## north
==> flow/design.v (excerpt) <==
module pokey_advanced (
    input clk,               
    input enable_179mhz,     
    input reset_n,           
    input [3:0] addr,        
    input [7:0] din,         
    input we,                
    output reg audio_pwm     
);
    reg [7:0] audf [0:3];  
    reg [7:0] audc [0:3];  
    reg [7:0] audctl;      
    reg [3:0]  poly4;
    reg [4:0]  poly5;
    reg [16:0] poly17; 
    reg [15:0] counter [0:3]; 
    reg [3:0]  chan_out;    
    reg [4:0] count_64k;    
    reg [6:0] count_15k;    
    reg tick_64khz;
    reg tick_15khz;
    always @(posedge clk) begin
        tick_64khz <= 0;
        tick_15khz <= 0;
        if (!reset_n) begin
            count_64k <= 0;
            count_15k <= 0;
        end else if (enable_179mhz) begin
            if (count_64k == 27) begin  
                count_64k <= 0;
                tick_64khz <= 1;
            end else begin
                count_64k <= count_64k + 1;
            end
            if (count_15k == 113) begin  
                count_15k <= 0;
                tick_15khz <= 1;
            end else begin
                count_15k <= count_15k + 1;
            end
        end
    end
    always @(posedge clk) begin
        if (!reset_n) begin
            audctl <= 0;
            audc[0]<=0; audc[1]<=0; audc[2]<=0; audc[3]<=0;
            audf[0]<=0; audf[1]<=0; audf[2]<=0; audf[3]<=0;
        end else if (we) begin
            case (addr)
                0: audf[0] <= din;
                1: audc[0] <= din;
                2: audf[1] <= din;
                3: audc[1] <= din;
                4: audf[2] <= din;
                5: audc[2] <= din;
                6: audf[3] <= din;
                7: audc[3] <= din;
                8: audctl <= din;
            endcase
        end
    end
    wire p4_next = !(poly4[3] ^ poly4[2]);
    wire p5_next = !(poly5[4] ^ poly5[2]);
    wire p17_next = !(poly17[16] ^ poly17[4]);
    always @(posedge clk) begin
        if (!reset_n) begin
            poly4 <= 4'b1011;
            poly5 <= 5'b10101;
            poly17 <= 17'b10101010101010101;
        end else if (enable_179mhz) begin
            poly4 <= {poly4[2:0], p4_next};
  ...
For scale: ~1300 cells after synthesis, about 170 flip-flops, roughly 17 I/O pins, about 9000 µm² of cells after synthesis.
make LEC_CHECK=0 ABC_AREA=1 CAP_MARGIN=35 CORE_ASPECT_RATIO=1.27 CORE_MARGIN=2 CORE_UTILIZATION=72 CTS_CLUSTER_DIAMETER=129 CTS_CLUSTER_SIZE=29 MAX_ROUTING_LAYER=met5 MIN_ROUTING_LAYER=met1 PLACE_DENSITY_LB_ADDON=0.15 SETUP_SLACK_MARGIN=-0.05 SLEW_MARGIN=20 finish   # period 2.89 ns
run.sh (not shown) runs the stock make flow with config.mk's settings and CLKGATE_MAP_FILE=.
north ran in full, but the layout does not pass; the checks complain about negative setup slack.
What south does differently from north at the input level:
==> flow/config.mk <==
export PLATFORM = sky130hd
export DESIGN_NAME = pokey_advanced
export DESIGN_NICKNAME = pokey_advanced
export VERILOG_FILES = /design/flow/design.v
export SDC_FILE = /design/flow/constraint.sdc
export NUM_CORES = 4
export LEC_CHECK = 0
export ABC_AREA = 1
export CAP_MARGIN = 20
export CORE_MARGIN = 2
export CORE_UTILIZATION = 72
export CTS_CLUSTER_DIAMETER = 364
export CTS_CLUSTER_SIZE = 14
export PLACE_DENSITY_LB_ADDON = 0.19
export SETUP_SLACK_MARGIN = -0.07
export SLEW_MARGIN = 20
==> results <==
Finished, but not clean: south, with negative setup slack. Relative to north, the met3 wire length measured on south has increased by more than a quarter. In the flow results for south and north, the largest voltage drop on the vdd net is smaller on south. Area growth from synthesis to final layout was higher in the run labelled south. Summary of south over north: routed wire length increased 1200 µm, setup skew after layout essentially unchanged, total half-perimeter wirelength after legalization and detailed placement decreased about 1.3%, area of placed instances essentially unchanged, average vias per placed instance increased 1.8%. Taking north as the reference, in south detailed-routing wirelength on met1 shows an increase of about 7%, latest clock arrival within the worst-skew pair shows no meaningful change.
Setup changes, south to east
--- a/flow/config.mk
+++ b/flow/config.mk
@@ -8,9 +8,12 @@
 export ABC_AREA = 1
-export CAP_MARGIN = 20
+export CAP_MARGIN = 0
+export CORE_ASPECT_RATIO = 1.27
 export CORE_MARGIN = 2
 export CORE_UTILIZATION = 72
-export CTS_CLUSTER_DIAMETER = 364
-export CTS_CLUSTER_SIZE = 14
-export PLACE_DENSITY_LB_ADDON = 0.19
-export SETUP_SLACK_MARGIN = -0.07
+export CTS_CLUSTER_DIAMETER = 113
+export CTS_CLUSTER_SIZE = 24
+export MAX_ROUTING_LAYER = met5
+export MIN_ROUTING_LAYER = met1
+export PLACE_DENSITY_LB_ADDON = 0.15
+export SETUP_SLACK_MARGIN = 0.82
 export SLEW_MARGIN = 20
==> results <==
As for a clean layout from south and east, there is none.
east completed end to end; final checks failed (negative setup slack).
Lower average vias per placed instance was reported by east, not south.
Sort south and east by met2 track demand over resource, descending, and east comes first.
east vs south — clock power dropped by more than 10%
east vs south on multi-input combinational area share: east is the higher one.
Global-route usage down 1.4 points in east wrt south
east vs south — switching part of the total rose 0.40 points.
Relative to south, the portion of total power attributed to the clock network of east is lower by 3.3 points.
Summary: with south as the reference, via count of the first global-routing pass in east moved down by a few percent.
Relative to east, the following input files were edited for west:
==> flow/config.mk <==
export PLATFORM = sky130hd
export DESIGN_NAME = pokey_advanced
export DESIGN_NICKNAME = pokey_advanced
export VERILOG_FILES = /design/flow/design.v
export SDC_FILE = /design/flow/constraint.sdc
export NUM_CORES = 4
export LEC_CHECK = 0
export ABC_AREA = 1
export CAP_MARGIN = 20
export CORE_MARGIN = 2
export CORE_UTILIZATION = 72
export CTS_CLUSTER_SIZE = 10
export PLACE_DENSITY = 0.39
export SETUP_SLACK_MARGIN = 0.38
export SLEW_MARGIN = 20
[summary]
- Looking at combined global-route utilization of all metal layers, west sits 1.3 points higher than east does.
- east has higher routed wire length than west.
- | worst hold slack | west vs east | ≈ equal |
- In terms of buffer share of cell area, east and west differ only marginally.
- Where first-pass GRT wire length is concerned, east is better than west.
- Comparing east and west, the lower final clock period utilization by the worst path is on east.
- Post-layout utilization of the core for west is higher than for east.
- [east] flow finished | final checks: failed | reasons: negative setup slack
- What the final checks of west revealed, after a flow that finished every stage, was a layout that fails on negative setup slack.
- Area: west vs east -> west larger
Here is what was changed in the inputs of middle compared with west.
--- a/flow/config.mk
+++ b/flow/config.mk
@@ -11,5 +11,7 @@
 export CORE_UTILIZATION = 72
-export CTS_CLUSTER_SIZE = 10
-export PLACE_DENSITY = 0.39
-export SETUP_SLACK_MARGIN = 0.38
+export CTS_CLUSTER_DIAMETER = 364
+export CTS_CLUSTER_SIZE = 14
+export HOLD_SLACK_MARGIN = 0.26
+export PLACE_DENSITY_LB_ADDON = 0.19
+export SETUP_SLACK_MARGIN = 0.74
 export SLEW_MARGIN = 20
[summary]
To summarise middle: no stage aborted, but the layout did not pass its checks, failing on negative setup slack. Measured against west, the detailed-routed wire length on met3 of middle comes out at 1.14 times the reference value. middle vs. west: arrival time at the worst endpoint went up by 0.19 ns. Of middle and west, west shows the lower post-layout minimum cycle time, with middle above it.

---

job 8409:
Starting RTL as in the previous note.
export LEC_CHECK = 0
export ABC_AREA = 0
export CAP_MARGIN = 35
export CORE_ASPECT_RATIO = 1.27
export CORE_MARGIN = 7
export CORE_UTILIZATION = 32
export CTS_CLUSTER_DIAMETER = 173
export CTS_CLUSTER_SIZE = 94
export MAX_ROUTING_LAYER = met5
export MIN_ROUTING_LAYER = met1
export PLACE_DENSITY_LB_ADDON = 0.15
export SETUP_SLACK_MARGIN = 0.1
export SLEW_MARGIN = 20
export TNS_END_PERCENT = 25
create_clock -name core_clock -period 3.89 [get_ports {clk}]
Final checks on job 8409, whose flow otherwise completed, came back failing, citing setup timing.
Here is what was changed in the inputs of job 7389 compared with job 8409.
- SETUP_SLACK_MARGIN now 1.02, was 0.1
- ABC_AREA now 1, was 0
- PLACE_DENSITY_LB_ADDON now 0.19, was 0.15
- CORE_UTILIZATION now 40, was 32
- CTS_CLUSTER_DIAMETER now 396, was 173
Notes after the runs:
Job 7389: no failed stages, no open violations at the end
Summary: with job 8409 as the reference, global-route wire length before repair in job 7389 moved up by a little under 10%.
Diff job 8409 -> job 7389: initial core utilization saw an increase, detailed-routing iteration count for the pre-antenna-repair pass has increased, area of all placed cells without fillers +480 um^2.
Of job 7389 and job 8409, the run reporting the higher combinational share of power was job 7389.
### job 7389 -> job 3057
- ABC_AREA now 0, was 1
- PLACE_DENSITY_LB_ADDON no longer set, was 0.19
- MAX_ROUTING_LAYER now met4, was met5
- CORE_UTILIZATION now 68, was 40
- SETUP_SLACK_MARGIN no longer set, was 1.02
- CTS_CLUSTER_DIAMETER no longer set, was 396
- TNS_END_PERCENT no longer set, was 25
- CORE_MARGIN now 2, was 7
- CTS_CLUSTER_SIZE no longer set, was 94
- Compared to job 7389, job 3057 has global-route usage 15 points higher.
- Looking at final worst setup slack across both flows, job 3057 is the weaker of the two, with job 7389 ahead.
- Non-clock inverter count in the final layout (higher): job 7389
- Comparing post-synthesis to final-layout area growth for job 3057 and job 7389, the smaller number came from job 3057.
- What the final checks of job 3057 revealed, after a flow that finished every stage, was a layout that fails on setup timing.
- Against job 7389, the final cell area of job 3057 is lower.
- Job 3057 ends up with a aggregate routed wire length that is 8.4% lower than in job 7389.
- Job 3057 vs job 7389 on wire length on met3: job 3057 is the higher one.
- Relative to job 7389, final-layout worst hold slack increased by 0.033 ns in job 3057.
- Share of the cycle needed by the critical path after routing (higher): job 3057
- Going from job 7389 to job 3057, post-synthesis mux area share grows by 11 points.
> inputs changed (job 3057 -> job 690)
- setting PLACE_DENSITY_LB_ADDON to 0.15 for the first time
- changing MAX_ROUTING_LAYER from met4 to met5
- changing CORE_UTILIZATION from 68 to 57
==> comparison <==
Nothing crashed in job 690 and all stages finished; the problem is that the final layout failed, the offending checks being setup timing. Sort job 3057 and job 690 by combinational fraction of design power, descending, and job 3057 comes first. The higher setup slack of job 3057 and job 690 is in job 690. Looking at logic area across job 3057 and job 690, the one that comes out higher is job 3057.
Relative to job 690, the following input files were edited for job 2981:
- removing MAX_ROUTING_LAYER (formerly met5)
- changing CORE_UTILIZATION from 57 to 40
- changing CAP_MARGIN from 35 to 20
- removing PLACE_DENSITY_LB_ADDON (formerly 0.15)
- removing MIN_ROUTING_LAYER (formerly met1)
- removing ABC_AREA (formerly 0)
- removing CORE_ASPECT_RATIO (formerly 1.27)
- changing the clock period (ns, I/O delays scaled along) from 3.89 to 6.0
Results
Among job 690 and job 2981, a clean, completed layout was produced by job 2981 alone. STATUS run=job 690 STAGES=ALL_DONE FINAL_CHECKS=FAILED CAUSE=setup timing. Relative to job 690, core utilization at floorplan has decreased by 17 points in job 2981. [compare] base=job 690 new=job 2981: relative slew slack lower, number of nets at the end of the flow lower, final critical path time including I/O delays and setup higher, met2 usage in global routing lower. Job 2981 ended with less final design instance area without fill than job 690. Required time at the worst-slack endpoint (higher): job 2981. Job 2981 vs. job 690: sequential share of cell area went up; non-clock buffer count decreased 24. Max register-to-register slack across job 690 and job 2981: job 2981.
--- input diff job 2981..job 3812 ---
- CTS_CLUSTER_DIAMETER now 395, previously not set
- CORE_ASPECT_RATIO now 1.97, previously not set
- CTS_CLUSTER_SIZE now 99, previously not set
Findings:
Job 3812: met2 track demand over resource in global routing 7.1 points above job 2981
Going from job 2981 to job 3812, clock skew shrinks by 0.0055 ns.
Delta (job 3812 minus job 2981): combinational fraction of design power closely matched the old numbers; area of the multi-input gates closely matched the old numbers; sequential share of layout area closely matched the old numbers; layout overhead on the synthesized area closely matched the old numbers; transition time of the tightest slew-check pin decreased by 0.086 ns relative to the old numbers.
In job 3812, the final standard cell utilization of the core came out 0.29 points below the value in job 2981.
Job 3812: no failed stages, no open violations at the end
~same cell area in job 2981 and job 3812

---

Starting RTL as in the previous note.
==> flow/config.mk <==
export PLATFORM = sky130hd
export DESIGN_NAME = pokey_advanced
export DESIGN_NICKNAME = pokey_advanced
export VERILOG_FILES = /design/flow/design.v
export SDC_FILE = /design/flow/constraint.sdc
export NUM_CORES = 4
export LEC_CHECK = 0
export ABC_AREA = 1
export CAP_MARGIN = 40
export CORE_MARGIN = 2
export CORE_UTILIZATION = 72
export CTS_CLUSTER_DIAMETER = 386
export CTS_CLUSTER_SIZE = 14
export HOLD_SLACK_MARGIN = 0.29
export PLACE_DENSITY_LB_ADDON = 0.19
export SETUP_SLACK_MARGIN = 0.31
export SLEW_MARGIN = 20
==> flow/constraint.sdc <==
create_clock -name core_clock -period 2.89 [get_ports {clk}]
set_input_delay 0.5780 -clock core_clock [delete_from_list [all_inputs] [get_ports {clk}]]
set_output_delay 0.5780 -clock core_clock [all_outputs]
set_load 0.01 [all_outputs]
The baseline finished but fails on setup timing.
Edit:
==> flow/config.mk (replaced) <==
export PLATFORM = sky130hd
export DESIGN_NAME = pokey_advanced
export DESIGN_NICKNAME = pokey_advanced
export VERILOG_FILES = /design/flow/design.v
export SDC_FILE = /design/flow/constraint.sdc
export NUM_CORES = 4
export LEC_CHECK = 0
export ABC_AREA = 1
export CAP_MARGIN = 20
export CORE_MARGIN = 2
export CORE_UTILIZATION = 72
export CTS_CLUSTER_SIZE = 10
export HOLD_SLACK_MARGIN = 0.28
export PLACE_DENSITY_LB_ADDON = 0.08
export SETUP_SLACK_MARGIN = 0.38
export SLEW_MARGIN = 20
The new run produced a layout that fails on setup timing.
Total power shrinks by 2.8%.
Fmax shrinks by 3.6%.
Final area shrinks by 0.90%.
Global-route usage grows by 0.52 points.
Clock-buffer cell count grows by 1.
Die size stays the same.
Edit:
--- a/flow/config.mk
+++ b/flow/config.mk
@@ -9,2 +9,3 @@
 export CAP_MARGIN = 20
+export CORE_ASPECT_RATIO = 0.69
 export CORE_MARGIN = 2
@@ -12,5 +13,5 @@
 export CTS_CLUSTER_SIZE = 10
-export HOLD_SLACK_MARGIN = 0.28
-export PLACE_DENSITY_LB_ADDON = 0.08
+export PLACE_DENSITY = 0.39
 export SETUP_SLACK_MARGIN = 0.38
 export SLEW_MARGIN = 20
+export TNS_END_PERCENT = 10
After rerunning: The changed run reached the layout checks and failed them: setup timing; design area came out higher by 0.88%; fmax came out lower by 3.4%; wire length came out higher by 4.7%; sequential share of layout area came out lower by 0.30 points.

---

Starting RTL as in the previous note.
export LEC_CHECK = 0
export ABC_AREA = 0
export CAP_MARGIN = 20
export CORE_MARGIN = 2
export CORE_UTILIZATION = 72
export CTS_CLUSTER_DIAMETER = 103
export CTS_CLUSTER_SIZE = 37
export PLACE_DENSITY = 0.37
export SETUP_SLACK_MARGIN = 0.87
export SLEW_MARGIN = 20
create_clock -name core_clock -period 3.05 [get_ports {clk}]
The baseline produced a layout that fails on setup timing.
Then changed:
- ABC_AREA: 0 -> unset
- CORE_UTILIZATION: 72 -> 65
- CTS_CLUSTER_DIAMETER: 103 -> unset
- CTS_CLUSTER_SIZE: 37 -> unset
- PLACE_DENSITY: 0.37 -> unset
- SETUP_SLACK_MARGIN: 0.87 -> unset
- clock period: 3.05 -> 3.62 ns (I/O delays scaled with it)
After rerunning: The new run finished but failed the layout checks on setup timing; cell area is lower by 1.4%; wire length shrinks by 3.6%; setup slack gets better by 0.60 ns; clock skew barely changes; area after synthesis is unchanged; die size rose by about 10%; combinational power falls by about 17%; power decreases by about 15%.
Then changed:
- ABC_AREA: unset -> 1
- CORE_UTILIZATION: 65 -> 72
- PLACE_DENSITY_LB_ADDON: unset -> 0.19
=> The new run produced a layout that fails on setup timing; clock-buffer cell count drops by 2; power grows by a few percent; flip-flop count stays the same; non-clock buffer count shrinks by 10; register-to-register slack gains 0.41 ns; critical path depth came out lower by 3; clock power decreases by a few percent.
Then changed:
- CTS_CLUSTER_DIAMETER: unset -> 386
- CTS_CLUSTER_SIZE: unset -> 14
- clock period: 3.62 -> 2.89 ns (I/O delays scaled with it)
What happened:
- The new run ran to the end with violations: setup timing
- wire length fell slightly
- core utilization goes up by 1.4 points
- cell count went up slightly
- power rises by a quarter to a third
- via count is about the same
- synthesized area stays the same
No activity file was given, so power comes from the tool's default toggle rates.
